**flow/constraint.sdc**
```tcl
create_clock -name core_clock -period 7.35 [get_ports {CLOCK_50}]
set_input_delay 1.4700 -clock core_clock [delete_from_list [all_inputs] [get_ports {CLOCK_50}]]
set_output_delay 1.4700 -clock core_clock [all_outputs]
set_load 0.01 [all_outputs]
```
**flow/run.sh**
```bash
#!/bin/bash
# the make line also repeats each setting of config.mk as NAME=value (left out here)
make -C /OpenROAD-flow-scripts/flow DESIGN_CONFIG=/design/flow/config.mk WORK_HOME=/design/flow/orfs CLKGATE_MAP_FILE= finish
```
**flow/design.v**
```verilog
module adder #(parameter N = 64)
					(input logic [N-1:0] a, b,
					output logic [N-1:0] y);
	assign y = a + b;
endmodule
module alu (input logic [63:0] a, input logic [63:0] b, input logic [3:0] ALUControl,
				output logic [63:0] result, output logic zero);
	always_comb begin
		casez(ALUControl)
			4'b0000: result = a & b;
			4'b0001: result = a | b;
			4'b0010: result = a + b;
			4'b0110: result = a - b;
			4'b0111: result = b;
			default : result = 64'b1;
		endcase
		zero = result === '0 ? '1 : '0;
	end
endmodule
module aludec (input  logic [10:0] funct,  
					input  logic [1:0]  aluop,  
					output logic [3:0] alucontrol);  				
	always_comb
		if (aluop == 2'b00) alucontrol = 4'b0010;			 
		else if (aluop == 2'b01) alucontrol = 4'b0111; 	 
		else if((aluop == 2'b10)  & (funct == 11'b10001011000)) alucontrol = 4'b0010;	 
		else if((aluop == 2'b10)  & (funct == 11'b11001011000)) alucontrol = 4'b0110;	 
		else if((aluop == 2'b10)  & (funct == 11'b10001010000)) alucontrol = 4'b0000;	 
		else if((aluop == 2'b10)  & (funct == 11'b10101010000)) alucontrol = 4'b0001;	 
		else if((aluop == 2'b10)  & (funct == 11'b10010001000 || funct == 11'b10010001001)) alucontrol = 4'b0010;  
		else if((aluop == 2'b10)  & (funct == 11'b11010001000 || funct == 11'b11010001001)) alucontrol = 4'b0110;  
		else alucontrol = 4'b0000;
endmodule
module maindec(
    input logic [10:0] Op,
    output logic Reg2Loc, 
    output logic ALUSrc, 
    output logic MemtoReg, 
    output logic RegWrite, 
    output logic MemRead, 
    output logic MemWrite, 
    output logic Branch,
    output logic [1:0] ALUOp
);
    always_comb begin
        casez (Op)
            11'b111_1100_0010: {Reg2Loc, ALUSrc, MemtoReg, RegWrite, MemRead, MemWrite, Branch, ALUOp} = 9'b011110000; 
            11'b111_1100_0000: {Reg2Loc, ALUSrc, MemtoReg, RegWrite, MemRead, MemWrite, Branch, ALUOp} = 9'b110001000;
            11'b101_1010_0???: {Reg2Loc, ALUSrc, MemtoReg, RegWrite, MemRead, MemWrite, Branch, ALUOp} = 9'b100000101;
            11'b100_0101_1000, 
            11'b110_0101_1000, 
            11'b100_0101_0000, 
            11'b101_0101_0000: {Reg2Loc, ALUSrc, MemtoReg, RegWrite, MemRead, MemWrite, Branch, ALUOp} = 9'b000100010;
				11'b100_1000_100?,
				11'b110_1000_100?: {Reg2Loc, ALUSrc, MemtoReg, RegWrite, MemRead, MemWrite, Branch, ALUOp} = 9'b010100010;
            default: {Reg2Loc, ALUSrc, MemtoReg, RegWrite, MemRead, MemWrite, Branch, ALUOp} = 9'b000000000;
        endcase
    end
endmodule
module controller(input logic [10:0] instr,
						output logic [3:0] AluControl,						
						output logic reg2loc, regWrite, AluSrc, Branch,
											memtoReg, memRead, memWrite);
	logic [1:0] AluOp_s;
	maindec 	decPpal 	(.Op(instr), 
							.Reg2Loc(reg2loc), 
							.ALUSrc(AluSrc), 
							.MemtoReg(memtoReg), 
							.RegWrite(regWrite), 
							.MemRead(memRead), 
							.MemWrite(memWrite), 
							.Branch(Branch), 
							.ALUOp(AluOp_s));	
	aludec 	decAlu 	(.funct(instr), 
							.aluop(AluOp_s), 
							.alucontrol(AluControl));
endmodule
module flopr #(parameter N = 64) (input logic clk,
					input logic reset,
					input logic [N-1:0] d,
					output logic [N-1:0] q);
			always_ff @(posedge clk, posedge reset)
				if (reset) q <= 4'b0;
				else q <= d;
endmodule
module mux2 #(parameter N = 64)
				(input logic [N-1:0] d0, d1,
				input logic s,
				output logic [N-1:0] y);
	assign y = s ? d1 : d0;
endmodule
module sl2 #(parameter N = 64)
				(input logic [N-1:0] a,					
				output logic [N-1:0] y);
	assign y[0] = 1'b0;
	assign y[1] = 1'b0;
	assign y[63:2] = a[61:0];
endmodule
module signext(input logic [31:0] a, output logic [63:0] y);
	always_comb
		casez(a[31:21])
			11'b11111000010,  
			11'b11111000000:  
				y = {{55{a[20]}}, a[20:12]};  
			11'b10110100???:  
				y = {{45{a[23]}}, a[23:5]};  
			11'b100_1000_100?, 11'b110_1000_100?:  
				y = {{52{a[21]}}, a[21:10]};  
			default: y = 0;
		endcase
endmodule
module regfile(input logic clk, input logic we3, input logic [4:0] ra1,
					input logic [4:0] ra2, input logic [4:0] wa3, input logic [63:0] wd3,
					output logic [63:0] rd1, output logic [63:0] rd2);
	logic [63:0] registers [0:30];
	always @(*) begin
	  rd1 <= (ra1 == 5'd31) ? 64'd0 : registers[ra1];
	  rd2 <= (ra2 == 5'd31) ? 64'd0 : registers[ra2];
	end
	always_ff @(posedge clk) begin
	  if (we3 == 1 && wa3 != 5'd31) begin
			registers[wa3] <= wd3;
	  end
	end
endmodule
module fetch #(parameter N = 64)(input logic PCSrc_F,clk,reset,
					input logic [N-1:0] PCBranch_F,
					output logic [N-1:0] imem_addr_F);
	logic [N-1:0] add_out;
	logic [N-1:0] mux2_out;
	mux2 #(N) mux(add_out, PCBranch_F, PCSrc_F, mux2_out);
	flopr #(N) pc(clk, reset, mux2_out, imem_addr_F);
	adder #(N) add(imem_addr_F, N'('d4), add_out);
endmodule
module decode #(parameter N = 64)
					(input logic regWrite_D, reg2loc_D, clk,
					input logic [N-1:0] writeData3_D,
					input logic [31:0] instr_D,
					output logic [N-1:0] signImm_D, readData1_D, readData2_D, 
					input logic [4:0] wa3_D);  
	logic [4:0] ra2;			
	mux2 	#(5) 	ra2mux	(.d0(instr_D[20:16]), .d1(instr_D[4:0]), .s(reg2loc_D), .y(ra2));
	regfile 		registers(.clk(clk), .we3(regWrite_D), .ra1(instr_D[9:5]), .ra2(ra2), .wa3(wa3_D), 
								 .wd3(writeData3_D), .rd1(readData1_D), .rd2(readData2_D));
	signext 		ext		(.a(instr_D), .y(signImm_D));	
endmodule
module execute #(parameter N = 64)  
(
					input logic AluSrc,
					input logic [3:0] AluControl,
					input logic [N-1:0] PC_E, signImm_E, readData1_E, readData2_E,
					output logic [N-1:0] PCBranch_E, aluResult_E, writeData_E,
					output logic zero_E
	);
	logic [N-1:0] MUX_out;
	logic [N-1:0] sl2_out;
	sl2 sl2(signImm_E,sl2_out);
	mux2 mux(readData2_E, signImm_E, AluSrc, MUX_out);
	adder adder(PC_E,sl2_out,PCBranch_E);
	alu alu(readData1_E,MUX_out,AluControl,aluResult_E, zero_E);
	assign writeData_E = readData2_E;
endmodule
module memory 	(input logic Branch_M, zero_M,					
					output logic PCSrc_M);
	assign PCSrc_M = Branch_M & zero_M;
endmodule
module writeback #(parameter N = 64)
					(input logic [N-1:0] aluResult_W, DM_readData_W,
					input logic memtoReg,
					output logic [N-1:0] writeData3_W);					
	mux2 #(64) MtoRmux (.d0(aluResult_W), .d1(DM_readData_W), .s(memtoReg), .y(writeData3_W));
endmodule
module datapath #(parameter N = 64)
					(input logic reset, clk,
					input logic reg2loc,									
					input logic AluSrc,
					input logic [3:0] AluControl,
					input logic	Branch,
					input logic memRead,
					input logic memWrite,
					input logic regWrite,	
					input logic memtoReg,									
					input logic [31:0] IM_readData,
					input logic [N-1:0] DM_readData,
					output logic [N-1:0] IM_addr, DM_addr, DM_writeData,
					output logic DM_writeEnable, DM_readEnable );					
	logic PCSrc;
	logic [N-1:0] PCBranch_E, aluResult_E, writeData_E, writeData3; 
	logic [N-1:0] signImm_D, readData1_D, readData2_D;
	logic zero_E;
	logic [95:0] qIF_ID;
	logic [270:0] qID_EX;
	logic [202:0] qEX_MEM;
	logic [134:0] qMEM_WB;
	fetch 	#(64) 	FETCH 	(.PCSrc_F(PCSrc),
										.clk(clk),
										.reset(reset),
										.PCBranch_F(qEX_MEM[197:134]),
										.imem_addr_F(IM_addr));								
	flopr 	#(96)		IF_ID 	(.clk(clk),
										.reset(reset), 
										.d({IM_addr, IM_readData}),
										.q(qIF_ID));
	decode 	#(64) 	DECODE 	(.regWrite_D(qMEM_WB[134]),
										.reg2loc_D(reg2loc), 
										.clk(clk),
										.writeData3_D(writeData3),
										.instr_D(qIF_ID[31:0]), 
										.signImm_D(signImm_D), 
										.readData1_D(readData1_D),
										.readData2_D(readData2_D),
										.wa3_D(qMEM_WB[4:0]));				
	flopr 	#(271)	ID_EX 	(.clk(clk),
										.reset(reset), 
										.d({AluSrc, AluControl, Branch, memRead, memWrite, regWrite, memtoReg,	
											qIF_ID[95:32], signImm_D, readData1_D, readData2_D, qIF_ID[4:0]}),
										.q(qID_EX));	
	execute 	#(64) 	EXECUTE 	(.AluSrc(qID_EX[270]),
										.AluControl(qID_EX[269:266]),
										.PC_E(qID_EX[260:197]), 
										.signImm_E(qID_EX[196:133]), 
										.readData1_E(qID_EX[132:69]), 
										.readData2_E(qID_EX[68:5]), 
										.PCBranch_E(PCBranch_E), 
										.aluResult_E(aluResult_E), 
										.writeData_E(writeData_E), 
										.zero_E(zero_E));											
	flopr 	#(203)	EX_MEM 	(.clk(clk),
										.reset(reset), 
										.d({qID_EX[265:261], PCBranch_E, zero_E, aluResult_E, writeData_E, qID_EX[4:0]}),
										.q(qEX_MEM));	
	memory				MEMORY	(.Branch_M(qEX_MEM[202]), 
										.zero_M(qEX_MEM[133]), 
										.PCSrc_M(PCSrc));
	assign DM_writeData = qEX_MEM[68:5];
	assign DM_addr = qEX_MEM[132:69];
	assign DM_writeEnable = qEX_MEM[200];
	assign DM_readEnable = qEX_MEM[201];
	flopr 	#(135)	MEM_WB 	(.clk(clk),
										.reset(reset), 
										.d({qEX_MEM[199:198], qEX_MEM[132:69],	DM_readData, qEX_MEM[4:0]}),
										.q(qMEM_WB));
	writeback #(64) 	WRITEBACK (.aluResult_W(qMEM_WB[132:69]), 
										.DM_readData_W(qMEM_WB[68:5]), 
										.memtoReg(qMEM_WB[133]), 
										.writeData3_W(writeData3));		
endmodule
module processor_arm #(parameter N = 64)
							(input logic CLOCK_50, reset,
							output logic [N-1:0] IM_addr,
							input  logic [31:0] IM_readData,
							output logic [N-1:0] DM_writeData, DM_addr,
							output logic DM_writeEnable, DM_readEnable,
							input  logic [N-1:0] DM_readData);
	logic [31:0] q;
	logic [3:0] AluControl;
	logic reg2loc, regWrite, AluSrc, Branch, memtoReg, memRead, memWrite;
	logic [10:0] instr;
	assign q = IM_readData;
	controller 		c 			(.instr(instr), 
									.AluControl(AluControl), 
									.reg2loc(reg2loc), 
									.regWrite(regWrite), 
									.AluSrc(AluSrc), 
									.Branch(Branch),
									.memtoReg(memtoReg), 
									.memRead(memRead), 
									.memWrite(memWrite));
	datapath #(64) dp 		(.reset(reset), 
									.clk(CLOCK_50), 
									.reg2loc(reg2loc), 
									.AluSrc(AluSrc), 
									.AluControl(AluControl), 
									.Branch(Branch), 
									.memRead(memRead),
									.memWrite(memWrite), 
									.regWrite(regWrite), 
									.memtoReg(memtoReg), 
									.IM_readData(q), 
									.DM_readData(DM_readData), 
									.IM_addr(IM_addr), 
									.DM_addr(DM_addr), 
									.DM_writeData(DM_writeData), 
									.DM_writeEnable(DM_writeEnable), 
									.DM_readEnable(DM_readEnable));				
	flopr #(11)		IF_ID_TOP(.clk(CLOCK_50),
									.reset(reset), 
									.d(q[31:21]), 
									.q(instr));
endmodule
```
**flow/config.mk**
```make
export PLATFORM = sky130hd
export DESIGN_NAME = processor_arm
export DESIGN_NICKNAME = processor_arm
export VERILOG_FILES = /design/flow/design.v
export SDC_FILE = /design/flow/constraint.sdc
export NUM_CORES = 4
export LEC_CHECK = 0
export ABC_AREA = 1
export CAP_MARGIN = 35
export CELL_PAD_IN_SITES_DETAIL_PLACEMENT = 1
export CELL_PAD_IN_SITES_GLOBAL_PLACEMENT = 1
export CORE_ASPECT_RATIO = 1.93
export CORE_MARGIN = 2
export CORE_UTILIZATION = 40
export CTS_CLUSTER_SIZE = 79
export GPL_ROUTABILITY_DRIVEN = 1
export SLEW_MARGIN = 20
```
==> flow_summary.html, run 1 <==
<h3>Flow metrics</h3>
<table>
<tr><th>Metric</th><th>Value</th></tr>
<tr><th colspan="2">Yosys</th></tr>
<tr><td>Post-synth design cell area</td><td>0.1319 sq mm</td></tr>
<tr><td>XOR-XNOR Cells, Area Fraction</td><td>1.089%</td></tr>
<tr><td>Dominant cell type by area after synthesis</td><td>edfxtp_1</td></tr>
<tr><td>Number of enable-type register cells in the synthesized netlist</td><td>1,984</td></tr>
<tr><td>Top cell type by instance count after synthesis</td><td>nand2_1</td></tr>
<tr><td>Async set-or-reset flop fraction in the synthesized netlist</td><td>26.65%</td></tr>
<tr><td>Post-synthesis mux area share</td><td>0.5462%</td></tr>
<tr><td>Synth Net Count</td><td>14,442</td></tr>
<tr><td>Mean cell area of the mapped netlist</td><td>9.283 sq um</td></tr>
<tr><td>Post-synth top area share</td><td>45.15%</td></tr>
<tr><td>Aoi/oai-family share of the synthesized area</td><td>11.88%</td></tr>
<tr><td>Flops after synth</td><td>2,705</td></tr>
<tr><td>Primary flip-flop cell chosen by synthesis mapping</td><td>edfxtp_1</td></tr>
<tr><td>Leading post-synthesis cells by cell area</td><td>edfxtp_1 45%, dfrtp_1 14%, nand2_1 9.6%</td></tr>
<tr><td>Prevailing logic family in the synthesized netlist</td><td>simple AND/OR/NAND/NOR gates</td></tr>
<tr><td>Post-Synthesis Cells</td><td>14,214</td></tr>
<tr><td>Seq share, synth</td><td>58.83%</td></tr>
<tr><td>Number of unique standard cell types used by synthesis</td><td>55</td></tr>
<tr><td>Area fraction in full adders, half adders and majority gates</td><td>1.244%</td></tr>
<tr><td>Top cells by count, synth</td><td>3,369 x nand2_1, 1,984 x edfxtp_1, 1,510 x nand3_1</td></tr>
<tr><td>Fraction of the mapped netlist area in simple logic gates</td><td>20.59%</td></tr>
<tr><td>Yosys stat area</td><td>around 0.13 sq mm</td></tr>
<tr><td>Cell total in the yosys stat output</td><td>around 14,000</td></tr>
<tr><td>Synth warn</td><td>11</td></tr>
<tr><th colspan="2">Final timing</th></tr>
<tr><td>Final worst clock skew</td><td>between 40 and 50 ps</td></tr>
<tr><td>Final count of pins violating max slew</td><td>0</td></tr>
<tr><td>Setup TNS</td><td>0 ps</td></tr>
<tr><td>Actual slew at the worst max-slew pin</td><td>1340 ps</td></tr>
<tr><td>Final critical path time including I/O delays and setup</td><td>between 6000 and 7000 ps</td></tr>
<tr><td>Max transition margin</td><td>10.69%</td></tr>
<tr><td>Maximum clock rate</td><td>145.2 MHz</td></tr>
<tr><td>Least setup slack across all paths after layout</td><td>463.4 ps</td></tr>
<tr><td>Final Hold Violation Tally</td><td>0</td></tr>
<tr><td>Fin crit share</td><td>93.69%</td></tr>
<tr><td>Setup repair after global routing missed its margin</td><td>no</td></tr>
<tr><td>Final setup violating endpoints</td><td>0</td></tr>
<tr><th colspan="2">Outcome</th></tr>
<tr><td>Run status</td><td>finished clean</td></tr>
<tr><th colspan="2">Critical path</th></tr>
<tr><td>Required time of the critical path</td><td>8190 ps</td></tr>
<tr><td>Critical-path top delay cell</td><td>dfrtp_1</td></tr>
<tr><td>Worst Setup Start Kind</td><td>flip-flop</td></tr>
<tr><td>Max incr delay on CP</td><td>600 ps</td></tr>
<tr><td>Crit path capture</td><td>dp.EX_MEM.q[133]</td></tr>
<tr><td>Count of cells along the worst register-to-register path</td><td>33</td></tr>
<tr><td>Reg-to-reg critical path endpoint</td><td>dp.EX_MEM.q[133]</td></tr>
<tr><td>Maximum fanout count along the critical path</td><td>14</td></tr>
<tr><td>Arrival time at the worst endpoint</td><td>7730 ps</td></tr>
<tr><td>Family of cells with the greatest summed delay on the critical path</td><td>simple AND/OR/NAND/NOR gates</td></tr>
<tr><td>Crit. path cell count</td><td>33</td></tr>
<tr><td>Kind of critical path</td><td>reg -&gt; reg</td></tr>
<tr><td>Source of the worst register-to-register timing path</td><td>dp.ID_EX.q[270]</td></tr>
<tr><td>Crit end category</td><td>flip-flop</td></tr>
<tr><td>Crit-path most repeated cell</td><td>nand2_1</td></tr>
<tr><td>Crit path launch</td><td>dp.ID_EX.q[270]</td></tr>
<tr><td>Crit path buf inv count</td><td>4</td></tr>
<tr><td>Setup slack, reg-to-reg</td><td>approximately 460 ps</td></tr>
<tr><th colspan="2">Pwr</th></tr>
<tr><td>Pint</td><td>28,130 uW</td></tr>
<tr><td>Clock group share of total power</td><td>between 30 and 40%</td></tr>
<tr><td>Power in sequential cells</td><td>18,900 uW</td></tr>
<tr><td>Clock network power</td><td>14,600 uW</td></tr>
<tr><td>Flop pwr share</td><td>a little under half</td></tr>
<tr><td>Combinational power share</td><td>between 10% and 20%</td></tr>
<tr><td>Comb pwr</td><td>around 7300 uW</td></tr>
<tr><td>Maximum ir drop on the vdd rail</td><td>0.2523 mV</td></tr>
<tr><td>Net load switching power</td><td>~13,000 uW</td></tr>
<tr><td>Net Sw Frac</td><td>31.09%</td></tr>
<tr><td>Group with the largest share of power</td><td>sequential cells</td></tr>
<tr><td>Total power density per cell area</td><td>between 200 and 300 mW/mm^2</td></tr>
<tr><td>Leakage power</td><td>0.05702 uW</td></tr>
<tr><th colspan="2">Global route</th></tr>
<tr><td>Antenna violations before repair</td><td>49</td></tr>
<tr><td>Global routing usage summed across all routing layers</td><td>a little under two fifths</td></tr>
<tr><td>Met2 track utilization from global routing</td><td>64.31%</td></tr>
<tr><td>Met3 Use GR</td><td>5.724%</td></tr>
<tr><td>Pin count of the biggest net entering global routing</td><td>between 150 and 200</td></tr>
<tr><td>Global-route layer with the greatest usage</td><td>met2</td></tr>
<tr><td>Global-route wire length before repair</td><td>903.0 mm</td></tr>
<tr><td>Grt met1 use</td><td>44.38%</td></tr>
<tr><td>Vias in the first global route</td><td>121,074</td></tr>
<tr><td>Overall overflow remaining after global route</td><td>0</td></tr>
<tr><th colspan="2">CTS</th></tr>
<tr><td>Inserted Clock Buffers</td><td>275</td></tr>
<tr><td>Clk sinks</td><td>between 2,000 and 3,000</td></tr>
<tr><td>Clock tree from TritonCTS</td><td>yes</td></tr>
<tr><td>Setup repair bufs after CTS</td><td>0</td></tr>
<tr><td># hold bufs at CTS</td><td>0</td></tr>
<tr><td>Root buffer selected by CTS</td><td>clkbuf_16</td></tr>
<tr><td>Clk slew on worst S/H paths</td><td>80 ps</td></tr>
<tr><td>Number of gates given a new drive strength after cts</td><td>0</td></tr>
<tr><td>Buffer levels on the longest clock path</td><td>4</td></tr>
<tr><td>Clock Latency Late Sink</td><td>between 900 and 1000 ps</td></tr>
<tr><td>Number of levels the H-tree was split into</td><td>5</td></tr>
<tr><th colspan="2">Detailed routing</th></tr>
<tr><td>DRC violation total after the first TritonRoute iteration</td><td>10,754</td></tr>
<tr><td>Vias after detailed routing</td><td>115,106</td></tr>
<tr><td>Aggregate routed wire length</td><td>647.5 mm</td></tr>
<tr><td>Average via count per standard cell</td><td>6.208</td></tr>
<tr><td>ANT nets after route</td><td>0</td></tr>
<tr><td>Remaining routing DRC violations</td><td>0</td></tr>
<tr><td>Post-DR wirelength/cell</td><td>34.92 microns</td></tr>
<tr><td>Router iterations before antenna repair</td><td>6</td></tr>
<tr><th colspan="2">Hold path</th></tr>
<tr><td>Sink of the worst hold path</td><td>dp.ID_EX.q[220]</td></tr>
<tr><td>Worst hold path depth</td><td>0</td></tr>
<tr><td>Worst min-delay path category</td><td>reg -&gt; reg</td></tr>
<tr><td>Hold Startpoint</td><td>dp.IF_ID.q[55]</td></tr>
<tr><th colspan="2">Job</th></tr>
<tr><td>Max-cap violation count</td><td>0</td></tr>
<tr><td>Total tool warning count</td><td>96</td></tr>
<tr><th colspan="2">Placed design</th></tr>
<tr><td>Post-detail-place hpwl</td><td>402.9 mm</td></tr>
<tr><td>Port Buffers</td><td>291</td></tr>
<tr><td>DP Worst Slack</td><td>471.1 ps</td></tr>
<tr><td>RePlAce Congestion</td><td>~0.94</td></tr>
<tr><th colspan="2">Floorplan</th></tr>
<tr><td>Fraction of the core area occupied by cells at floorplan</td><td>between 40% and 50%</td></tr>
<tr><td>Die extent in x</td><td>417.4 microns</td></tr>
<tr><td>Ports placed on the boundary</td><td>292</td></tr>
<tr><td>Number of rows created at floorplan</td><td>293</td></tr>
<tr><td>Chip Height</td><td>801.9 microns</td></tr>
<tr><td>Placeable core area</td><td>0.3292 sq mm</td></tr>
<tr><td>Area of the die</td><td>0.3347 sq mm</td></tr>
<tr><th colspan="2">Final layout</th></tr>
<tr><td>Number of nets in the final layout</td><td>14,270</td></tr>
<tr><td>Synth-to-Final Area Change</td><td>12.22%</td></tr>
</table>
## metal layers
| layer | vias to the layer above | part of all wire [%] |
|---|---|---|
| li1 | 48654 | - |
| met1 | 59390 | 37 |
| met2 | 5146 | 48 |
| met3 | 1886 | 7.1 |
| met4 | 30 | 8.0 |
| met5 | - | 0.043 |
## through the flow
stage               cell area (sq um)  util, %  instances  hold WS (ps)  total power [uW]
finish                         148100    44.98      18541         346.4             40820
global placement               138500    42.07      18007         331.7             26220
detailed placement             138900    42.20      18030         335.5             26430
CTS                            147900    44.91      18515         350.4             40920
global route                   148000    44.97      18531         353.2             41920
floorplan                      131900        -      14214         331.2             22490
## area by class of cell
| cell class | count | area, sq um |
|---|---|---|
| inverters | 813 | 3123 |
| clock inverters | 105 | 1023 |
| multi-input cells | 9687 | 47010 |
| repair buffers | 560 | 5989 |
| well taps | 4277 | 5351 |
| diodes | 14 | 35.03 |
| fillers | 36930 | 181100 |
| clock buffers | 380 | 7893 |
| flip-flops and latches | 2705 | 77640 |
==> inputs of run 2 (changes only) <==
Settings changed: CAP_MARGIN 35 to 0, CELL_PAD_IN_SITES_DETAIL_PLACEMENT 1 to not set, CELL_PAD_IN_SITES_GLOBAL_PLACEMENT 1 to not set, CORE_ASPECT_RATIO 1.93 to not set, CTS_CLUSTER_SIZE 79 to 78, GPL_ROUTABILITY_DRIVEN 1 to not set, MAX_ROUTING_LAYER set to met5.
Clock period 7.35 ns to 10.0 ns, I/O delays scaled along.
==> run 2 against run 1 <==
Final cell count up 0.38%; sequential share of layout area is 0.056 points higher; clock skew rose by 13 ps; global-route usage decreased by 6.6 points; die area barely moved; maximum frequency is 1.4% lower; synthesized cell count unchanged; sequential cell count is the same; worst hold slack worse by 2.6 ps; register-to-register slack better by 2600 ps; critical endpoint unchanged; clock power is 22% lower.
==> flow_summary.html, run 2 <==
<h3>Flow metrics</h3>
<table>
<tr><th>Metric</th><th>Value</th></tr>
<tr><th colspan="2">Yosys</th></tr>
<tr><td>Prevailing logic family in the synthesized netlist</td><td>simple AND/OR/NAND/NOR gates</td></tr>
<tr><td>Number of unique standard cell types used by synthesis</td><td>55</td></tr>
<tr><td>Number of enable-type register cells in the synthesized netlist</td><td>1,984</td></tr>
<tr><td>Synth warn</td><td>11</td></tr>
<tr><td>Fraction of the mapped netlist area in simple logic gates</td><td>a little over 20%</td></tr>
<tr><td>Post-Synthesis Cells</td><td>14,214</td></tr>
<tr><td>Post-synthesis mux area share</td><td>less than 1%</td></tr>
<tr><td>Seq share, synth</td><td>58.83%</td></tr>
<tr><td>XOR-XNOR Cells, Area Fraction</td><td>1.089%</td></tr>
<tr><td>Leading post-synthesis cells by cell area</td><td>edfxtp_1 45%, dfrtp_1 14%, nand2_1 9.6%</td></tr>
<tr><td>Synth Net Count</td><td>14,442</td></tr>
<tr><td>Area fraction in full adders, half adders and majority gates</td><td>roughly 1.2%</td></tr>
<tr><td>Yosys stat area</td><td>0.1319 sq mm</td></tr>
<tr><td>Top cells by count, synth</td><td>3,369 x nand2_1, 1,984 x edfxtp_1, 1,510 x nand3_1</td></tr>
<tr><td>Post-synth design cell area</td><td>0.1319 sq mm</td></tr>
<tr><td>Primary flip-flop cell chosen by synthesis mapping</td><td>edfxtp_1</td></tr>
<tr><td>Top cell type by instance count after synthesis</td><td>nand2_1</td></tr>
<tr><td>Async set-or-reset flop fraction in the synthesized netlist</td><td>26.65%</td></tr>
<tr><td>Mean cell area of the mapped netlist</td><td>9.283 sq um</td></tr>
<tr><td>Aoi/oai-family share of the synthesized area</td><td>about an eighth</td></tr>
<tr><td>Post-synth top area share</td><td>a little under half</td></tr>
<tr><td>Cell total in the yosys stat output</td><td>14,214</td></tr>
<tr><td>Dominant cell type by area after synthesis</td><td>edfxtp_1</td></tr>
<tr><td>Flops after synth</td><td>2,705</td></tr>
<tr><th colspan="2">Pwr</th></tr>
<tr><td>Net Sw Frac</td><td>approximately 30%</td></tr>
<tr><td>Leakage power</td><td>0.05697 uW</td></tr>
<tr><td>Comb pwr</td><td>about 4900 uW</td></tr>
<tr><td>Net load switching power</td><td>~8900 uW</td></tr>
<tr><td>Total power density per cell area</td><td>between 200 and 250 mW/mm^2</td></tr>
<tr><td>Pint</td><td>approximately 21,000 uW</td></tr>
<tr><td>Flop pwr share</td><td>between 40% and 50%</td></tr>
<tr><td>Power in sequential cells</td><td>14,000 uW</td></tr>
<tr><td>Clock network power</td><td>11,400 uW</td></tr>
<tr><td>Combinational power share</td><td>around 16%</td></tr>
<tr><td>Group with the largest share of power</td><td>sequential cells</td></tr>
<tr><td>Maximum ir drop on the vdd rail</td><td>0.1468 mV</td></tr>
<tr><td>Clock group share of total power</td><td>around 38%</td></tr>
<tr><th colspan="2">Global route</th></tr>
<tr><td>Pin count of the biggest net entering global routing</td><td>167</td></tr>
<tr><td>Vias in the first global route</td><td>approximately 100k</td></tr>
<tr><td>Overall overflow remaining after global route</td><td>0</td></tr>
<tr><td>Global routing usage summed across all routing layers</td><td>31.26%</td></tr>
<tr><td>Antenna violations before repair</td><td>39</td></tr>
<tr><td>Global-route wire length before repair</td><td>756.0 mm</td></tr>
<tr><th colspan="2">Final layout</th></tr>
<tr><td>FF+latch area</td><td>0.07764 sq mm</td></tr>
<tr><td>Number of fill cells</td><td>30,783</td></tr>
<tr><td>Number of nets in the final layout</td><td>14,222</td></tr>
<tr><td>MI comb area</td><td>~0.047 sq mm</td></tr>
<tr><td>Synth-to-Final Area Change</td><td>12.10%</td></tr>
<tr><td>Filler-free cell count of the finished design</td><td>18,611</td></tr>
<tr><th colspan="2">CTS</th></tr>
<tr><td>Inserted Clock Buffers</td><td>296</td></tr>
<tr><td>Clock Latency Late Sink</td><td>950 ps</td></tr>
<tr><td>Buffer levels on the longest clock path</td><td>4</td></tr>
<tr><td># hold bufs at CTS</td><td>0</td></tr>
<tr><td>Root buffer selected by CTS</td><td>clkbuf_16</td></tr>
<tr><td>Number of levels the H-tree was split into</td><td>5</td></tr>
<tr><td>Setup repair bufs after CTS</td><td>0</td></tr>
<tr><td>Clock tree from TritonCTS</td><td>yes</td></tr>
<tr><td>Number of gates given a new drive strength after cts</td><td>0</td></tr>
<tr><td>Clk sinks</td><td>2,705</td></tr>
<tr><td>Clk slew on worst S/H paths</td><td>60 ps</td></tr>
<tr><th colspan="2">Critical path</th></tr>
<tr><td>Reg-to-reg critical path endpoint</td><td>dp.EX_MEM.q[133]</td></tr>
<tr><td>Required time of the critical path</td><td>10,830 ps</td></tr>
<tr><td>Critical-path top delay cell</td><td>clkinv_2</td></tr>
<tr><td>Max incr delay on CP</td><td>810 ps</td></tr>
<tr><td>Crit path capture</td><td>dp.EX_MEM.q[133]</td></tr>
<tr><td>Crit-path most repeated cell</td><td>nand2_1</td></tr>
<tr><td>Maximum fanout count along the critical path</td><td>59</td></tr>
<tr><td>Kind of critical path</td><td>reg -&gt; reg</td></tr>
<tr><td>Source of the worst register-to-register timing path</td><td>dp.ID_EX.q[270]</td></tr>
<tr><td>Setup slack, reg-to-reg</td><td>between 3000 and 4000 ps</td></tr>
<tr><td>Worst Setup Start Kind</td><td>flip-flop</td></tr>
<tr><td>Crit path launch</td><td>dp.ID_EX.q[270]</td></tr>
<tr><td>Count of cells along the worst register-to-register path</td><td>38</td></tr>
<tr><td>Family of cells with the greatest summed delay on the critical path</td><td>simple AND/OR/NAND/NOR gates</td></tr>
<tr><td>Crit path buf inv count</td><td>5</td></tr>
<tr><td>Arrival time at the worst endpoint</td><td>7810 ps</td></tr>
<tr><td>Crit end category</td><td>flip-flop</td></tr>
<tr><td>Crit. path cell count</td><td>38</td></tr>
<tr><th colspan="2">Detailed routing</th></tr>
<tr><td>ANT nets after route</td><td>0</td></tr>
<tr><td>Router iterations before antenna repair</td><td>7</td></tr>
<tr><td>Average via count per standard cell</td><td>6.013</td></tr>
<tr><td>Aggregate routed wire length</td><td>~540 mm</td></tr>
<tr><td>Vias after detailed routing</td><td>111,909</td></tr>
<tr><td>DRC violation total after the first TritonRoute iteration</td><td>roughly 16,000</td></tr>
<tr><td>Post-DR wirelength/cell</td><td>28.88 microns</td></tr>
<tr><td>Remaining routing DRC violations</td><td>0</td></tr>
<tr><th colspan="2">Placed design</th></tr>
<tr><td>RePlAce Congestion</td><td>0.9958</td></tr>
<tr><td>Port Buffers</td><td>291</td></tr>
<tr><td>Post-detail-place hpwl</td><td>324.2 mm</td></tr>
<tr><td>Number of placed instances, taps included</td><td>roughly 18,000</td></tr>
<tr><th colspan="2">Hold path</th></tr>
<tr><td>Sink of the worst hold path</td><td>dp.ID_EX.q[231]</td></tr>
<tr><td>Worst hold path depth</td><td>0</td></tr>
<tr><td>Hold Startpoint</td><td>dp.IF_ID.q[66]</td></tr>
<tr><td>Worst min-delay path category</td><td>reg -&gt; reg</td></tr>
<tr><th colspan="2">Final timing</th></tr>
<tr><td>Final worst clock skew</td><td>61.01 ps</td></tr>
<tr><td>Setup TNS</td><td>0 ps</td></tr>
<tr><td>Final critical path time including I/O delays and setup</td><td>6984 ps</td></tr>
<tr><td>Final setup violating endpoints</td><td>0</td></tr>
<tr><td>Final Hold Violation Tally</td><td>0</td></tr>
<tr><td>Fin crit share</td><td>69.84%</td></tr>
<tr><td>Max transition margin</td><td>19.66%</td></tr>
<tr><td>Final count of pins violating max slew</td><td>0</td></tr>
<tr><td>Setup repair after global routing missed its margin</td><td>no</td></tr>
<tr><td>Actual slew at the worst max-slew pin</td><td>1205 ps</td></tr>
<tr><td>Maximum clock rate</td><td>about 140 MHz</td></tr>
<tr><th colspan="2">Floorplan</th></tr>
<tr><td>Ports placed on the boundary</td><td>292</td></tr>
<tr><td>Fraction of the core area occupied by cells at floorplan</td><td>40.27%</td></tr>
<tr><td>Placeable core area</td><td>0.3277 sq mm</td></tr>
<tr><td>Die extent in x</td><td>578.3 microns</td></tr>
<tr><td>Number of rows created at floorplan</td><td>210</td></tr>
<tr><td>Chip Height</td><td>578.3 microns</td></tr>
<tr><td>Area of the die</td><td>0.3345 sq mm</td></tr>
<tr><th colspan="2">Job</th></tr>
<tr><td>Max-cap violation count</td><td>0</td></tr>
<tr><td>Total tool warning count</td><td>around 90</td></tr>
<tr><th colspan="2">Outcome</th></tr>
<tr><td>Run status</td><td>finished clean</td></tr>
</table>
[run 2: cell type report]
cell class / count / share of cell area [%]
timing repair buffer: 491 / 3.179
tap: 4346 / 3.676
sequential: 2705 / 52.49
clock buffer: 417 / 5.647
multi-input combinational: 9687 / 31.76
clock inverter: 124 / 1.089
antenna: 28 / 0.04737
inverter: 813 / 2.109
[run 2: metrics by stage]
step	power (uW)	instance area, sq um	utilization (%)	setup slack (ps)	hold WS [ps]
6_report	30190	147900	45.14	3016	343.8
2_1_floorplan	16530	131900	-	-1876	331.2
3_5_place_dp	18920	137900	42.08	3202	334.7
4_1_cts	30150	147800	45.12	3149	340.1
5_1_grt	31010	147900	45.13	2217	342.3
3_3_place_gp	18910	137900	42.08	3211	331.5
[run 2: per-layer routing]
| metal | share of wire (%) | vias up | global-route usage (%) |
|---|---|---|---|
| met5 | 0.039 | - | 0 |
| met4 | 5.8 | 28 | 16.57 |
| met1 | 39 | 54052 | 42.58 |
| met2 | 43 | 7679 | 46.87 |
| li1 | - | 48658 | - |
| met3 | 12 | 1492 | 6.529 |
==> inputs of run 3 (changes only) <==
Settings changed: ABC_AREA 1 to not set, CELL_PAD_IN_SITES_DETAIL_PLACEMENT set to 0, CORE_ASPECT_RATIO set to 0.9, CORE_UTILIZATION 40 to 36, CTS_CLUSTER_SIZE 78 to not set, MAX_ROUTING_LAYER met5 to not set, PLACE_DENSITY_LB_ADDON set to 0.29.
Clock period 10.0 ns to 11.1 ns, I/O delays scaled along.
==> run 3 against run 2 <==
Critical path type unchanged; clock power down about 10%; register-to-register slack lost 1500 ps; highest routed layer unchanged; non-clock buffer count down 20; still clean.
==> flow_summary.html, run 3 <==
<h3>Flow metrics</h3>
<table>
<tr><th>Metric</th><th>Value</th></tr>
<tr><th colspan="2">Outcome</th></tr>
<tr><td>Run status</td><td>finished clean</td></tr>
<tr><th colspan="2">Yosys</th></tr>
<tr><td>Synth Net Count</td><td>10,348</td></tr>
<tr><td>Leading post-synthesis cells by cell area</td><td>edfxtp_1 47%, dfrtp_1 14%, mux4_2 10%</td></tr>
<tr><td>Number of unique standard cell types used by synthesis</td><td>89</td></tr>
<tr><td>Top cells by count, synth</td><td>2,265 x nand2_1, 1,984 x edfxtp_1, 721 x dfrtp_1</td></tr>
<tr><td>Async set-or-reset flop fraction in the synthesized netlist</td><td>26.65%</td></tr>
<tr><td>Number of enable-type register cells in the synthesized netlist</td><td>approximately 2,000</td></tr>
<tr><td>Post-synth top area share</td><td>between 40% and 50%</td></tr>
<tr><td>Prevailing logic family in the synthesized netlist</td><td>simple AND/OR/NAND/NOR gates</td></tr>
<tr><td>Fraction of the mapped netlist area in simple logic gates</td><td>about an eighth</td></tr>
<tr><td>Top cell type by instance count after synthesis</td><td>nand2_1</td></tr>
<tr><td>Aoi/oai-family share of the synthesized area</td><td>between 8 and 9%</td></tr>
<tr><td>Yosys stat area</td><td>0.1278 sq mm</td></tr>
<tr><td>Cell total in the yosys stat output</td><td>10,120</td></tr>
<tr><td>Post-synth design cell area</td><td>0.1278 sq mm</td></tr>
<tr><td>Primary flip-flop cell chosen by synthesis mapping</td><td>edfxtp_1</td></tr>
<tr><td>Post-Synthesis Cells</td><td>10,120</td></tr>
<tr><td>Post-synthesis mux area share</td><td>around an eighth</td></tr>
<tr><td>Synth warn</td><td>11</td></tr>
<tr><td>Flops after synth</td><td>2,705</td></tr>
<tr><td>Dominant cell type by area after synthesis</td><td>edfxtp_1</td></tr>
<tr><td>Seq share, synth</td><td>60.74%</td></tr>
<tr><td>Mean cell area of the mapped netlist</td><td>12.63 sq um</td></tr>
<tr><td>Area fraction in full adders, half adders and majority gates</td><td>1.701%</td></tr>
<tr><td>XOR-XNOR Cells, Area Fraction</td><td>1.494%</td></tr>
<tr><th colspan="2">Final timing</th></tr>
<tr><td>Final critical path time including I/O delays and setup</td><td>9621 ps</td></tr>
<tr><td>Setup repair after global routing missed its margin</td><td>no</td></tr>
<tr><td>Actual slew at the worst max-slew pin</td><td>around 1200 ps</td></tr>
<tr><td>Final worst clock skew</td><td>98.08 ps</td></tr>
<tr><td>Final Hold Violation Tally</td><td>0</td></tr>
<tr><td>Max transition margin</td><td>about 18%</td></tr>
<tr><td>Fin Hold WS</td><td>338.4 ps</td></tr>
<tr><td>Final count of pins violating max slew</td><td>0</td></tr>
<tr><td>Maximum clock rate</td><td>103.9 MHz</td></tr>
<tr><td>Fin crit share</td><td>86.68%</td></tr>
<tr><td>Final setup violating endpoints</td><td>0</td></tr>
<tr><td>Least setup slack across all paths after layout</td><td>1479 ps</td></tr>
<tr><th colspan="2">CTS</th></tr>
<tr><td># hold bufs at CTS</td><td>0</td></tr>
<tr><td>Inserted Clock Buffers</td><td>approximately 300</td></tr>
<tr><td>Clock tree from TritonCTS</td><td>yes</td></tr>
<tr><td>Setup repair bufs after CTS</td><td>0</td></tr>
<tr><td>Clk slew on worst S/H paths</td><td>60 ps</td></tr>
<tr><td>Clk sinks</td><td>2,705</td></tr>
<tr><td>Number of gates given a new drive strength after cts</td><td>0</td></tr>
<tr><td>Clock Latency Late Sink</td><td>960 ps</td></tr>
<tr><td>Buffer levels on the longest clock path</td><td>4</td></tr>
<tr><td>Number of levels the H-tree was split into</td><td>5</td></tr>
<tr><td>Root buffer selected by CTS</td><td>clkbuf_16</td></tr>
<tr><th colspan="2">Pwr</th></tr>
<tr><td>Maximum ir drop on the vdd rail</td><td>0.1415 mV</td></tr>
<tr><td>Clock network power</td><td>9900 uW</td></tr>
<tr><td>Power, Total</td><td>26,940 uW</td></tr>
<tr><td>Net Sw Frac</td><td>28.70%</td></tr>
<tr><td>Combinational power share</td><td>15.4%</td></tr>
<tr><td>Pint</td><td>about 19,000 uW</td></tr>
<tr><td>Group with the largest share of power</td><td>sequential cells</td></tr>
<tr><td>Net load switching power</td><td>7732 uW</td></tr>
<tr><td>Leakage power</td><td>0.05209 uW</td></tr>
<tr><td>Comb pwr</td><td>4140 uW</td></tr>
<tr><td>Flop pwr share</td><td>47.9%</td></tr>
<tr><td>Total power density per cell area</td><td>186.0 mW/mm^2</td></tr>
<tr><td>Power in sequential cells</td><td>12,900 uW</td></tr>
<tr><td>Clock group share of total power</td><td>36.8%</td></tr>
<tr><th colspan="2">Hold path</th></tr>
<tr><td>Worst hold path depth</td><td>0</td></tr>
<tr><td>Hold Startpoint</td><td>dp.EX_MEM.q[4]</td></tr>
<tr><td>Sink of the worst hold path</td><td>dp.MEM_WB.q[4]</td></tr>
<tr><td>Worst min-delay path category</td><td>reg -&gt; reg</td></tr>
<tr><th colspan="2">Critical path</th></tr>
<tr><td>Required time of the critical path</td><td>approximately 12,000 ps</td></tr>
<tr><td>Family of cells with the greatest summed delay on the critical path</td><td>simple AND/OR/NAND/NOR gates</td></tr>
<tr><td>List of cells traversed by the critical path</td><td>buf_4 &gt; mux2i_1 &gt; o211ai_1 &gt; nor3_1 &gt; nand4_1 &gt; nor2_1 &gt; nand4b_1 &gt; or3b_2 &gt; o31ai_1 &gt; o21ai_0 &gt; xnor2_1 &gt; ha_1 &gt; a21oi_1 &gt; o21ai_0 &gt; a221oi_1 &gt; o21ai_0 &gt; a2111oi_1 &gt; o31ai_1 &gt; xnor2_1 &gt; a221o_1 &gt; or4b_1 &gt; or4_1 &gt; or4_1 &gt; nor4_2</td></tr>
<tr><td>Crit path capture</td><td>dp.EX_MEM.q[133]</td></tr>
<tr><td>Crit-path most repeated cell</td><td>o21ai_0</td></tr>
<tr><td>Crit path launch</td><td>dp.ID_EX.q[270]</td></tr>
<tr><td>Crit end category</td><td>flip-flop</td></tr>
<tr><td>Arrival time at the worst endpoint</td><td>~10,000 ps</td></tr>
<tr><td>Count of cells along the worst register-to-register path</td><td>24</td></tr>
<tr><td>Maximum fanout count along the critical path</td><td>approximately 55</td></tr>
<tr><td>Max incr delay on CP</td><td>roughly 740 ps</td></tr>
<tr><td>Critical-path top delay cell</td><td>o31ai_1</td></tr>
<tr><td>Reg-to-reg critical path endpoint</td><td>dp.EX_MEM.q[133]</td></tr>
<tr><td>Setup slack, reg-to-reg</td><td>1480 ps</td></tr>
<tr><td>Crit. path cell count</td><td>24</td></tr>
<tr><td>Kind of critical path</td><td>reg -&gt; reg</td></tr>
<tr><td>Worst Setup Start Kind</td><td>flip-flop</td></tr>
<tr><td>Crit path buf inv count</td><td>1</td></tr>
<tr><td>Source of the worst register-to-register timing path</td><td>dp.ID_EX.q[270]</td></tr>
<tr><th colspan="2">Job</th></tr>
<tr><td>Total tool warning count</td><td>114</td></tr>
<tr><td>Max-cap violation count</td><td>0</td></tr>
<tr><th colspan="2">Floorplan</th></tr>
<tr><td>Area of the die</td><td>0.3598 sq mm</td></tr>
<tr><td>Chip Height</td><td>569.2 microns</td></tr>
<tr><td>Ports placed on the boundary</td><td>292</td></tr>
<tr><td>Number of rows created at floorplan</td><td>around 210</td></tr>
<tr><td>Die extent in x</td><td>632.0 microns</td></tr>
<tr><td>Fraction of the core area occupied by cells at floorplan</td><td>36.17%</td></tr>
<tr><td>Placeable core area</td><td>0.3533 sq mm</td></tr>
<tr><th colspan="2">Detailed routing</th></tr>
<tr><td>Post-DR wirelength/cell</td><td>30.59 microns</td></tr>
<tr><td>Router iterations before antenna repair</td><td>6</td></tr>
<tr><td>Remaining routing DRC violations</td><td>0</td></tr>
<tr><td>Average via count per standard cell</td><td>6.023</td></tr>
<tr><td>Vias after detailed routing</td><td>90,327</td></tr>
<tr><td>Aggregate routed wire length</td><td>458.7 mm</td></tr>
<tr><td>DRC violation total after the first TritonRoute iteration</td><td>11,085</td></tr>
<tr><td>ANT nets after route</td><td>0</td></tr>
<tr><th colspan="2">Placed design</th></tr>
<tr><td>Post-detail-place hpwl</td><td>270.9 mm</td></tr>
<tr><td>Port Buffers</td><td>291</td></tr>
<tr><td>Number of placed instances, taps included</td><td>roughly 14,000</td></tr>
<tr><td>DP Worst Slack</td><td>1529 ps</td></tr>
<tr><td>RePlAce Congestion</td><td>~0.9</td></tr>
<tr><th colspan="2">Global route</th></tr>
<tr><td>Antenna violations before repair</td><td>32</td></tr>
<tr><td>Global routing usage summed across all routing layers</td><td>between 20% and 30%</td></tr>
<tr><td>Overall overflow remaining after global route</td><td>0</td></tr>
<tr><td>Pin count of the biggest net entering global routing</td><td>195</td></tr>
<tr><td>Vias in the first global route</td><td>between 80,000 and 90,000</td></tr>
<tr><td>Global-route wire length before repair</td><td>648.7 mm</td></tr>
<tr><th colspan="2">Final layout</th></tr>
<tr><td>Final Core Density</td><td>about two fifths</td></tr>
<tr><td>Filler-free cell count of the finished design</td><td>14,997</td></tr>
<tr><td>Synth-to-Final Area Change</td><td>13.31%</td></tr>
<tr><td>Number of nets in the final layout</td><td>10,267</td></tr>
</table>
[run 3: through the flow]
stage	setup TNS (ps)	cell area, sq um
floorplan	-717910	127800
global placement	0	135000
detailed placement	0	135000
CTS	0	144700
global route	0	144800
finish	0	144800
[run 3: metal layers]
metal	global-route usage, %	up-vias	part of all wire [%]
met5	0	-	0.025
met3	4.690	1007	9.6
met2	37.87	5164	45
met4	12.90	18	5.8
met1	33.79	46291	40
li1	-	37847	-
[run 3: layout make-up]
| cell class | instances | area [sq um] |
|---|---|---|
| antenna | 16 | 40.04 |
| clock buffer | 412 | 8378 |
| clock inverter | 131 | 1321 |
| fill | 32366 | 208500 |
| inverter | 83 | 315.3 |
| multi-input combinational | 6477 | 46490 |
| sequential | 2705 | 77650 |
| tap | 4702 | 5883 |
| timing repair buffer | 471 | 4727 |
==> inputs of run 4 (changes only) <==
Settings changed: CAP_MARGIN 0 to 20, CELL_PAD_IN_SITES_DETAIL_PLACEMENT 0 to not set, CORE_ASPECT_RATIO 0.9 to not set, CORE_UTILIZATION 36 to 69, PLACE_DENSITY_LB_ADDON 0.29 to not set.
Clock period 11.1 ns to 7.8 ns, I/O delays scaled along.
==> run 4 against run 3 <==
Sequential share of layout area is 0.44 points higher; final cell count fell by 14%; via count up 6.1%; critical path type unchanged; critical endpoint unchanged.
==> flow_summary.html, run 4 <==
<h3>Flow metrics</h3>
<table>
<tr><th>Metric</th><th>Value</th></tr>
<tr><th colspan="2">Detailed routing</th></tr>
<tr><td>DRC violation total after the first TritonRoute iteration</td><td>roughly 17,000</td></tr>
<tr><td>Average via count per standard cell</td><td>7.420</td></tr>
<tr><td>Post-DR wirelength/cell</td><td>34.26 microns</td></tr>
<tr><td>Router iterations before antenna repair</td><td>9</td></tr>
<tr><td>Aggregate routed wire length</td><td>442.6 mm</td></tr>
<tr><td>Remaining routing DRC violations</td><td>0</td></tr>
<tr><td>Vias after detailed routing</td><td>roughly 96,000</td></tr>
<tr><td>ANT nets after route</td><td>0</td></tr>
<tr><th colspan="2">Final layout</th></tr>
<tr><td>Number of nets in the final layout</td><td>10,456</td></tr>
<tr><td>Final Core Density</td><td>78.28%</td></tr>
<tr><td>Synth-to-Final Area Change</td><td>12.38%</td></tr>
<tr><td>Total non-filler cell area in the finished layout</td><td>0.1436 sq mm</td></tr>
<tr><th colspan="2">Yosys</th></tr>
<tr><td>Post-synth top area share</td><td>roughly 47%</td></tr>
<tr><td>Async set-or-reset flop fraction in the synthesized netlist</td><td>about a quarter</td></tr>
<tr><td>Aoi/oai-family share of the synthesized area</td><td>approximately 8.2%</td></tr>
<tr><td>Synth Net Count</td><td>10,348</td></tr>
<tr><td>Top cells by count, synth</td><td>2,265 x nand2_1, 1,984 x edfxtp_1, 721 x dfrtp_1</td></tr>
<tr><td>Seq share, synth</td><td>60.74%</td></tr>
<tr><td>Prevailing logic family in the synthesized netlist</td><td>simple AND/OR/NAND/NOR gates</td></tr>
<tr><td>Area fraction in full adders, half adders and majority gates</td><td>1.701%</td></tr>
<tr><td>Post-Synthesis Cells</td><td>10,120</td></tr>
<tr><td>Post-synth design cell area</td><td>0.1278 sq mm</td></tr>
<tr><td>Cell total in the yosys stat output</td><td>10,120</td></tr>
<tr><td>Number of enable-type register cells in the synthesized netlist</td><td>1,984</td></tr>
<tr><td>Top cell type by instance count after synthesis</td><td>nand2_1</td></tr>
<tr><td>Yosys stat area</td><td>0.1278 sq mm</td></tr>
<tr><td>Primary flip-flop cell chosen by synthesis mapping</td><td>edfxtp_1</td></tr>
<tr><td>Dominant cell type by area after synthesis</td><td>edfxtp_1</td></tr>
<tr><td>Mean cell area of the mapped netlist</td><td>12.63 sq um</td></tr>
<tr><td>Number of unique standard cell types used by synthesis</td><td>89</td></tr>
<tr><td>Leading post-synthesis cells by cell area</td><td>edfxtp_1 47%, dfrtp_1 14%, mux4_2 10%</td></tr>
<tr><td>Fraction of the mapped netlist area in simple logic gates</td><td>around an eighth</td></tr>
<tr><td>Flops after synth</td><td>2,705</td></tr>
<tr><td>Synth warn</td><td>11</td></tr>
<tr><td>Post-synthesis mux area share</td><td>12.15%</td></tr>
<tr><td>XOR-XNOR Cells, Area Fraction</td><td>between 1 and 1.5%</td></tr>
<tr><th colspan="2">Floorplan</th></tr>
<tr><td>Die extent in x</td><td>around 430 microns</td></tr>
<tr><td>Ports placed on the boundary</td><td>292</td></tr>
<tr><td>Area of the die</td><td>0.1887 sq mm</td></tr>
<tr><td>Placeable core area</td><td>0.1835 sq mm</td></tr>
<tr><td>Chip Height</td><td>~430 microns</td></tr>
<tr><td>Number of rows created at floorplan</td><td>157</td></tr>
<tr><td>Fraction of the core area occupied by cells at floorplan</td><td>69.65%</td></tr>
<tr><th colspan="2">Global route</th></tr>
<tr><td>Global-route wire length before repair</td><td>632.0 mm</td></tr>
<tr><td>Global routing usage summed across all routing layers</td><td>between 40% and 50%</td></tr>
<tr><td>Overall overflow remaining after global route</td><td>0</td></tr>
<tr><td>Antenna violations before repair</td><td>28</td></tr>
<tr><td>Vias in the first global route</td><td>93,642</td></tr>
<tr><td>Pin count of the biggest net entering global routing</td><td>around 140</td></tr>
<tr><th colspan="2">Critical path</th></tr>
<tr><td>Required time of the critical path</td><td>8630 ps</td></tr>
<tr><td>Crit-path most repeated cell</td><td>buf_4</td></tr>
<tr><td>Crit end category</td><td>flip-flop</td></tr>
<tr><td>Max incr delay on CP</td><td>610 ps</td></tr>
<tr><td>Crit path launch</td><td>dp.ID_EX.q[270]</td></tr>
<tr><td>Setup slack, reg-to-reg</td><td>190 ps</td></tr>
<tr><td>Source of the worst register-to-register timing path</td><td>dp.ID_EX.q[270]</td></tr>
<tr><td>Arrival time at the worst endpoint</td><td>8440 ps</td></tr>
<tr><td>Count of cells along the worst register-to-register path</td><td>30</td></tr>
<tr><td>Crit path buf inv count</td><td>4</td></tr>
<tr><td>Maximum fanout count along the critical path</td><td>8</td></tr>
<tr><td>Kind of critical path</td><td>reg -&gt; reg</td></tr>
<tr><td>Critical-path top delay cell</td><td>or4_4</td></tr>
<tr><td>Crit. path cell count</td><td>30</td></tr>
<tr><td>Worst Setup Start Kind</td><td>flip-flop</td></tr>
<tr><td>Crit path capture</td><td>dp.EX_MEM.q[133]</td></tr>
<tr><td>Reg-to-reg critical path endpoint</td><td>dp.EX_MEM.q[133]</td></tr>
<tr><td>Family of cells with the greatest summed delay on the critical path</td><td>simple AND/OR/NAND/NOR gates</td></tr>
<tr><th colspan="2">Final timing</th></tr>
<tr><td>Final worst clock skew</td><td>about 63 ps</td></tr>
<tr><td>Fin Hold WS</td><td>about 340 ps</td></tr>
<tr><td>Actual slew at the worst max-slew pin</td><td>1217 ps</td></tr>
<tr><td>Maximum clock rate</td><td>131.4 MHz</td></tr>
<tr><td>Setup repair after global routing missed its margin</td><td>no</td></tr>
<tr><td>Final setup violating endpoints</td><td>0</td></tr>
<tr><td>Max transition margin</td><td>18.70%</td></tr>
<tr><td>Fin crit share</td><td>97.56%</td></tr>
<tr><td>Final count of pins violating max slew</td><td>0</td></tr>
<tr><td>Final Hold Violation Tally</td><td>0</td></tr>
<tr><td>Final critical path time including I/O delays and setup</td><td>7609 ps</td></tr>
<tr><th colspan="2">Pwr</th></tr>
<tr><td>Net load switching power</td><td>10,610 uW</td></tr>
<tr><td>Maximum ir drop on the vdd rail</td><td>0.3460 mV</td></tr>
<tr><td>Clock group share of total power</td><td>35.4%</td></tr>
<tr><td>Pint</td><td>27,330 uW</td></tr>
<tr><td>Net Sw Frac</td><td>27.97%</td></tr>
<tr><td>Flop pwr share</td><td>between 40% and 50%</td></tr>
<tr><td>Total power density per cell area</td><td>between 200 and 300 mW/mm^2</td></tr>
<tr><td>Group with the largest share of power</td><td>sequential cells</td></tr>
<tr><td>Leakage power</td><td>0.05296 uW</td></tr>
<tr><td>Combinational power share</td><td>between 15 and 20%</td></tr>
<tr><td>Comb pwr</td><td>6360 uW</td></tr>
<tr><td>Clock network power</td><td>13,400 uW</td></tr>
<tr><td>Power in sequential cells</td><td>18,100 uW</td></tr>
<tr><th colspan="2">Placed design</th></tr>
<tr><td>Port Buffers</td><td>291</td></tr>
<tr><td>Placed standard-cell area</td><td>0.1341 sq mm</td></tr>
<tr><td>Post-detail-place hpwl</td><td>259.5 mm</td></tr>
<tr><td>RePlAce Congestion</td><td>1.035</td></tr>
<tr><th colspan="2">CTS</th></tr>
<tr><td>Clk sinks</td><td>2,705</td></tr>
<tr><td>Inserted Clock Buffers</td><td>289</td></tr>
<tr><td>Clock tree from TritonCTS</td><td>yes</td></tr>
<tr><td>Number of levels the H-tree was split into</td><td>5</td></tr>
<tr><td>Clk slew on worst S/H paths</td><td>60 ps</td></tr>
<tr><td>Clock Latency Late Sink</td><td>960 ps</td></tr>
<tr><td>Buffer levels on the longest clock path</td><td>4</td></tr>
<tr><td># hold bufs at CTS</td><td>0</td></tr>
<tr><td>Root buffer selected by CTS</td><td>clkbuf_16</td></tr>
<tr><th colspan="2">Hold path</th></tr>
<tr><td>Worst min-delay path category</td><td>reg -&gt; reg</td></tr>
<tr><td>Worst hold path depth</td><td>0</td></tr>
<tr><td>Sink of the worst hold path</td><td>dp.EX_MEM.q[1]</td></tr>
<tr><td>Hold Startpoint</td><td>dp.ID_EX.q[1]</td></tr>
<tr><th colspan="2">Job</th></tr>
<tr><td>Max-cap violation count</td><td>0</td></tr>
<tr><td>Total tool warning count</td><td>about 80</td></tr>
<tr><th colspan="2">Outcome</th></tr>
<tr><td>Run status</td><td>finished clean</td></tr>
</table>
run 4: per-stage QoR:
step	instances	total power (uW)	setup slack, ps	TNS (ps)
2_1_floorplan	10120	21610	-3636	-2621350
3_3_place_gp	12389	24260	-476.9	-476.9
3_5_place_dp	12392	24410	-740.0	-740.0
4_1_cts	12893	37600	29.70	0
5_1_grt	12900	38740	16.35	0
6_report	12916	37940	190.5	0
run 4: layout make-up:
cell class                      instances  area, sq um
Tap cell                             2464         3083
Sequential cell                      2705        77650
Fill cell                           10361        39860
Timing Repair Buffer                  672         6718
Clock inverter                        113         1047
Clock buffer                          384         8021
Inverter                               83        317.8
Antenna cell                           18        45.04
Multi-Input combinational cell       6477        46730
run 4: timing repair:
| action | 4_1_cts | 5_1_grt |
|---|---|---|
| setup buffers | 3 | 4 |
| gates resized | 20 | 35 |
| pin swaps | 7 | 18 |
| gates cloned | 1 | 0 |
| endpoints found under the setup margin | 1 | 1 |
run 4: metal layers:
| layer | wire length (microns) | up-vias | GRT usage, % |
|---|---|---|---|
| met5 | 171 | - | 0 |
| met1 | 140600 | 46237 | 61.10 |
| met2 | 192900 | 9117 | 68.94 |
| met4 | 37450 | 20 | 31.35 |
| met3 | 71420 | 2278 | 14.19 |
| li1 | - | 38190 | - |
==> inputs of run 5 (changes only) <==
Settings changed: ABC_AREA set to 0, CAP_MARGIN 20 to 25, CORE_ASPECT_RATIO set to 1.17, CORE_UTILIZATION 69 to 18, CTS_CLUSTER_SIZE set to 25, GPL_ROUTABILITY_DRIVEN set to 0, MAX_ROUTING_LAYER set to met4, PLACE_DENSITY_LB_ADDON set to 0.28, SETUP_SLACK_MARGIN set to 1.61, SLEW_MARGIN 20 to 40, TNS_END_PERCENT set to 80.
Clock period 7.8 ns to 14.7 ns, I/O delays scaled along.
==> run 5 against run 4 <==
Still clean; area after synthesis did not move; total power down 47%; count of clock-buffer cells in the layout is 18 higher; register-to-register slack gained 4800 ps; sequential share of layout area is 2.6 points lower; global-route usage decreased by 33 points; largest cell class unchanged.
==> flow_summary.html, run 5 <==
<h3>Flow metrics</h3>
<table>
<tr><th>Metric</th><th>Value</th></tr>
<tr><th colspan="2">Critical path</th></tr>
<tr><td>Crit-path most repeated cell</td><td>o21ai_0</td></tr>
<tr><td>Count of cells along the worst register-to-register path</td><td>24</td></tr>
<tr><td>Setup slack, reg-to-reg</td><td>slightly below 5000 ps</td></tr>
<tr><td>Crit path launch</td><td>dp.ID_EX.q[270]</td></tr>
<tr><td>Source of the worst register-to-register timing path</td><td>dp.ID_EX.q[270]</td></tr>
<tr><td>Reg-to-reg critical path endpoint</td><td>dp.EX_MEM.q[133]</td></tr>
<tr><td>Maximum fanout count along the critical path</td><td>49</td></tr>
<tr><td>Worst Setup Start Kind</td><td>flip-flop</td></tr>
<tr><td>Crit end category</td><td>flip-flop</td></tr>
<tr><td>Max incr delay on CP</td><td>850 ps</td></tr>
<tr><td>List of cells traversed by the critical path</td><td>buf_4 &gt; and2_2 &gt; or2_1 &gt; nor3_1 &gt; nand4_1 &gt; nor2_1 &gt; nand4b_1 &gt; or3b_2 &gt; o31ai_1 &gt; o21ai_0 &gt; xnor2_1 &gt; ha_1 &gt; a21oi_1 &gt; o21ai_0 &gt; a221oi_1 &gt; o21ai_0 &gt; a2111oi_1 &gt; o31ai_1 &gt; xnor2_1 &gt; a221o_1 &gt; or4b_1 &gt; or4_1 &gt; or4_1 &gt; nor4_2</td></tr>
<tr><td>Family of cells with the greatest summed delay on the critical path</td><td>simple AND/OR/NAND/NOR gates</td></tr>
<tr><td>Crit. path cell count</td><td>24</td></tr>
<tr><td>Critical-path top delay cell</td><td>a2111oi_1</td></tr>
<tr><td>Kind of critical path</td><td>reg -&gt; reg</td></tr>
<tr><td>Crit path capture</td><td>dp.EX_MEM.q[133]</td></tr>
<tr><th colspan="2">Hold path</th></tr>
<tr><td>Worst hold path depth</td><td>0</td></tr>
<tr><td>Hold Startpoint</td><td>dp.EX_MEM.q[0]</td></tr>
<tr><td>Worst min-delay path category</td><td>reg -&gt; reg</td></tr>
<tr><td>Sink of the worst hold path</td><td>dp.MEM_WB.q[0]</td></tr>
<tr><th colspan="2">Final layout</th></tr>
<tr><td>Synth-to-Final Area Change</td><td>18.00%</td></tr>
<tr><td>Final Core Density</td><td>21.33%</td></tr>
<tr><td>Filler-free cell count of the finished design</td><td>19,735</td></tr>
<tr><td>Total non-filler cell area in the finished layout</td><td>0.1508 sq mm</td></tr>
<tr><td>Number of nets in the final layout</td><td>10,312</td></tr>
<tr><td>FF+latch area</td><td>between 0.07 and 0.08 sq mm</td></tr>
<tr><td>Number of fill cells</td><td>75,361</td></tr>
<tr><th colspan="2">Floorplan</th></tr>
<tr><td>Chip Height</td><td>915.4 microns</td></tr>
<tr><td>Ports placed on the boundary</td><td>292</td></tr>
<tr><td>Placeable core area</td><td>0.7071 sq mm</td></tr>
<tr><td>Number of rows created at floorplan</td><td>334</td></tr>
<tr><td>Area of the die</td><td>0.7167 sq mm</td></tr>
<tr><td>Fraction of the core area occupied by cells at floorplan</td><td>18.07%</td></tr>
<tr><th colspan="2">Placed design</th></tr>
<tr><td>Number of placed instances, taps included</td><td>19,201</td></tr>
<tr><td>Post-detail-place hpwl</td><td>306.6 mm</td></tr>
<tr><td>Port Buffers</td><td>291</td></tr>
<tr><td>Placed standard-cell area</td><td>around 0.14 sq mm</td></tr>
<tr><th colspan="2">Outcome</th></tr>
<tr><td>Run status</td><td>finished clean</td></tr>
<tr><th colspan="2">CTS</th></tr>
<tr><td>Clock Latency Late Sink</td><td>940 ps</td></tr>
<tr><td>Buffer levels on the longest clock path</td><td>4</td></tr>
<tr><td>Setup repair bufs after CTS</td><td>0</td></tr>
<tr><td>Number of gates given a new drive strength after cts</td><td>0</td></tr>
<tr><td>Clock tree from TritonCTS</td><td>yes</td></tr>
<tr><td>Clk sinks</td><td>2,705</td></tr>
<tr><td>Number of levels the H-tree was split into</td><td>5</td></tr>
<tr><td>Inserted Clock Buffers</td><td>about 290</td></tr>
<tr><td># hold bufs at CTS</td><td>0</td></tr>
<tr><th colspan="2">Pwr</th></tr>
<tr><td>Clock network power</td><td>7170 uW</td></tr>
<tr><td>Leakage power</td><td>0.05209 uW</td></tr>
<tr><td>Maximum ir drop on the vdd rail</td><td>0.09507 mV</td></tr>
<tr><td>Combinational power share</td><td>around 16%</td></tr>
<tr><td>Pint</td><td>14,230 uW</td></tr>
<tr><td>Comb pwr</td><td>between 3000 and 4000 uW</td></tr>
<tr><td>Power in sequential cells</td><td>9740 uW</td></tr>
<tr><td>Net load switching power</td><td>between 5000 and 6000 uW</td></tr>
<tr><td>Flop pwr share</td><td>48.4%</td></tr>
<tr><td>Net Sw Frac</td><td>29.28%</td></tr>
<tr><td>Total power density per cell area</td><td>between 100 and 150 mW/mm^2</td></tr>
<tr><th colspan="2">Final timing</th></tr>
<tr><td>Setup TNS</td><td>0 ps</td></tr>
<tr><td>Final Hold Violation Tally</td><td>0</td></tr>
<tr><td>Final setup violating endpoints</td><td>0</td></tr>
<tr><td>Final critical path time including I/O delays and setup</td><td>9756 ps</td></tr>
<tr><td>Setup repair after global routing missed its margin</td><td>no</td></tr>
<tr><td>Final worst clock skew</td><td>64.62 ps</td></tr>
<tr><td>Maximum clock rate</td><td>102.5 MHz</td></tr>
<tr><td>Final count of pins violating max slew</td><td>0</td></tr>
<tr><th colspan="2">Yosys</th></tr>
<tr><td>Fraction of the mapped netlist area in simple logic gates</td><td>12.57%</td></tr>
<tr><td>Post-Synthesis Cells</td><td>10,120</td></tr>
<tr><td>Prevailing logic family in the synthesized netlist</td><td>simple AND/OR/NAND/NOR gates</td></tr>
<tr><td>Yosys stat area</td><td>around 0.13 sq mm</td></tr>
<tr><td>Post-synth top area share</td><td>46.62%</td></tr>
<tr><td>Async set-or-reset flop fraction in the synthesized netlist</td><td>26.65%</td></tr>
<tr><td>Top cell type by instance count after synthesis</td><td>nand2_1</td></tr>
<tr><td>Top cells by count, synth</td><td>2,265 x nand2_1, 1,984 x edfxtp_1, 721 x dfrtp_1</td></tr>
<tr><td>Seq share, synth</td><td>60.74%</td></tr>
<tr><td>Leading post-synthesis cells by cell area</td><td>edfxtp_1 47%, dfrtp_1 14%, mux4_2 10%</td></tr>
<tr><td>Cell total in the yosys stat output</td><td>10,120</td></tr>
<tr><td>Area fraction in full adders, half adders and majority gates</td><td>1.701%</td></tr>
<tr><td>Number of unique standard cell types used by synthesis</td><td>89</td></tr>
<tr><td>Aoi/oai-family share of the synthesized area</td><td>8.166%</td></tr>
<tr><td>Number of enable-type register cells in the synthesized netlist</td><td>1,984</td></tr>
<tr><td>XOR-XNOR Cells, Area Fraction</td><td>1.494%</td></tr>
<tr><td>Synth warn</td><td>11</td></tr>
<tr><td>Post-synth design cell area</td><td>0.1278 sq mm</td></tr>
<tr><td>Primary flip-flop cell chosen by synthesis mapping</td><td>edfxtp_1</td></tr>
<tr><td>Mean cell area of the mapped netlist</td><td>12.63 sq um</td></tr>
<tr><td>Flops after synth</td><td>2,705</td></tr>
<tr><th colspan="2">Global route</th></tr>
<tr><td>Global routing usage summed across all routing layers</td><td>about 14%</td></tr>
<tr><td>Antenna violations before repair</td><td>30</td></tr>
<tr><td>Overall overflow remaining after global route</td><td>0</td></tr>
<tr><td>Pin count of the biggest net entering global routing</td><td>157</td></tr>
<tr><td>Vias in the first global route</td><td>roughly 87,000</td></tr>
<tr><td>Global-route wire length before repair</td><td>between 600 and 700 mm</td></tr>
<tr><th colspan="2">Detailed routing</th></tr>
<tr><td>Remaining routing DRC violations</td><td>0</td></tr>
<tr><td>ANT nets after route</td><td>0</td></tr>
<tr><td>Vias after detailed routing</td><td>a little under 90,000</td></tr>
<tr><td>Average via count per standard cell</td><td>4.431</td></tr>
<tr><td>DRC violation total after the first TritonRoute iteration</td><td>7,805</td></tr>
<tr><td>Aggregate routed wire length</td><td>501.2 mm</td></tr>
<tr><td>Post-DR wirelength/cell</td><td>25.40 microns</td></tr>
<tr><td>Router iterations before antenna repair</td><td>6</td></tr>
<tr><th colspan="2">Job</th></tr>
<tr><td>Total tool warning count</td><td>60</td></tr>
</table>
## run 5: stage by stage
stage	hold slack, ps	setup slack, ps	power, uW
finish	307.2	4944	20120
CTS	313.4	5031	20370
global route	319.5	4628	20850
global placement	332.3	4808	13170
floorplan	331.2	1884	11470
detailed placement	334.7	5128	13160
## run 5: layout make-up
| class | count | area share (%) |
|---|---|---|
| antenna | 26 | 0.04315 |
| clock buffer | 402 | 5.390 |
| clock inverter | 104 | 0.5393 |
| inverter | 83 | 0.2091 |
| multi-input combinational | 6477 | 30.90 |
| sequential | 2705 | 51.50 |
| tap | 9408 | 7.806 |
| timing repair buffer | 530 | 3.619 |
## run 5: layer usage
layer | vias up | GRT usage, % | part of all wire (%)
li1 | 37876 | - | -
met1 | 45773 | 16.52 | 40
met2 | 2991 | 23.19 | 49
met3 | 803 | 1.811 | 5.3
met4 | 0 | 6.331 | 5.5
met5 | - | - | 0
No activity file was given, so power comes from the tool's default toggle rates.
